==> flow/design.v (excerpt) <==
module MatrixMultUnit(
  input wire reset_n                      ,  
  input wire clk                          ,
  input wire dut_valid                    , 
  output wire dut_ready                   ,
  output wire                           dut__tb__sram_input_write_enable  ,
  output wire [16-1 : 0     ]   dut__tb__sram_input_write_address ,
  output wire [32-1 : 0     ]   dut__tb__sram_input_write_data    ,
  output reg  [16-1 : 0     ]   dut__tb__sram_input_read_address  , 
  input  wire [32-1 : 0     ]   tb__dut__sram_input_read_data     ,     
  output wire                           dut__tb__sram_weight_write_enable  ,
  output wire [16-1 : 0     ]   dut__tb__sram_weight_write_address ,
  output wire [32-1 : 0     ]   dut__tb__sram_weight_write_data    ,
  output reg  [16-1 : 0     ]   dut__tb__sram_weight_read_address  , 
  input  wire [32-1 : 0     ]   tb__dut__sram_weight_read_data     ,     
  output wire                           dut__tb__sram_result_write_enable  ,
  output reg  [16-1 : 0     ]   dut__tb__sram_result_write_address ,
  output wire [32-1 : 0     ]   dut__tb__sram_result_write_data    ,
  output reg  [16-1 : 0     ]   dut__tb__sram_result_read_address  , 
  input  wire [32-1 : 0     ]   tb__dut__sram_result_read_data     ,    
  output wire                           dut__tb__sram_scratchpad_write_enable  ,
  output reg  [16-1 : 0     ]   dut__tb__sram_scratchpad_write_address ,
  output wire [32-1 : 0     ]   dut__tb__sram_scratchpad_write_data    ,
  output reg  [16-1 : 0     ]   dut__tb__sram_scratchpad_read_address  , 
  input  wire [32-1 : 0     ]   tb__dut__sram_scratchpad_read_data  
);
For scale: roughly 8100 cells after synthesis, about 410 flip-flops, roughly 390 I/O pins.
Settings: LEC_CHECK=0, ABC_AREA=1, CAP_MARGIN=20, CORE_MARGIN=2, CORE_UTILIZATION=57, CTS_CLUSTER_DIAMETER=61, CTS_CLUSTER_SIZE=90, GPL_ROUTABILITY_DRIVEN=1, MAX_ROUTING_LAYER=met4, PLACE_DENSITY_LB_ADDON=0.14, SETUP_SLACK_MARGIN=1.78, SLEW_MARGIN=20, TNS_END_PERCENT=100; clock period 6.9 ns.
run.sh (not shown) runs the stock make flow with config.mk's settings and CLKGATE_MAP_FILE=.
Edit:
- CORE_UTILIZATION: 57 -> 71
- CTS_CLUSTER_SIZE: 90 -> 58
- PLACE_DENSITY: not set -> 0.65
- PLACE_DENSITY_LB_ADDON: 0.14 -> not set
Result: The changed run stopped in 5_1_grt (GRT-0116); synthesized cell count stays the same; die size went down by 19%; synthesized area does not change.
Edit:
- CTS_CLUSTER_DIAMETER: 61 -> not set
- CTS_CLUSTER_SIZE: 58 -> 41
- GPL_ROUTABILITY_DRIVEN: 1 -> not set
- PLACE_DENSITY: 0.65 -> not set
- SETUP_SLACK_MARGIN: 1.78 -> not set
- TNS_END_PERCENT: 100 -> not set
- clock period: 6.9 -> 5.26 ns (I/O delays scaled with it)
What happened:
- The changed run ended with an error in 5_1_grt
- synthesized area does not change
- synthesized cell count does not change
- die area does not change
Edit:
- ABC_AREA: 1 -> not set
- CORE_UTILIZATION: 71 -> 69
- CTS_CLUSTER_SIZE: 41 -> not set
- MAX_ROUTING_LAYER: met4 -> not set
- clock period: 5.26 -> 15.0 ns (I/O delays scaled with it)
What happened: With this change the flow passed the timing, DRC and antenna checks. Synthesized area drops by a few percent. Die size came out lower slightly. Synthesized cell count shrinks by about a fifth.
Edit:
- CORE_UTILIZATION: 69 -> 72
- CTS_CLUSTER_DIAMETER: not set -> 371
- clock period: 15.0 -> 7.85 ns (I/O delays scaled with it)
Effect:
- The new run completed without violations
- register-to-register slack got worse by 6.5 ns
- worst hold slack improved by 0.014 ns
- global-route usage went up by 2.8 points
- routed wire length went up by 2.2%
- critical path depth went down by 4
- setup slack got worse by 6.5 ns
Edit:
- CORE_UTILIZATION: 72 -> 58
- CTS_CLUSTER_DIAMETER: 371 -> not set
- clock period: 7.85 -> 6.65 ns (I/O delays scaled with it)
The new run completed and failed the layout checks on negative setup slack.
Area after synthesis does not change.
Final area is higher by 9.9%.
Synthesized cell count does not change.
Worst setup slack is worse by 0.64 ns.
First-iteration DRC count is lower by 6.4%.
Routed wire length is higher by 5.0%.
Die size is higher by 24%.
Global-route usage is lower by 8.1 points.
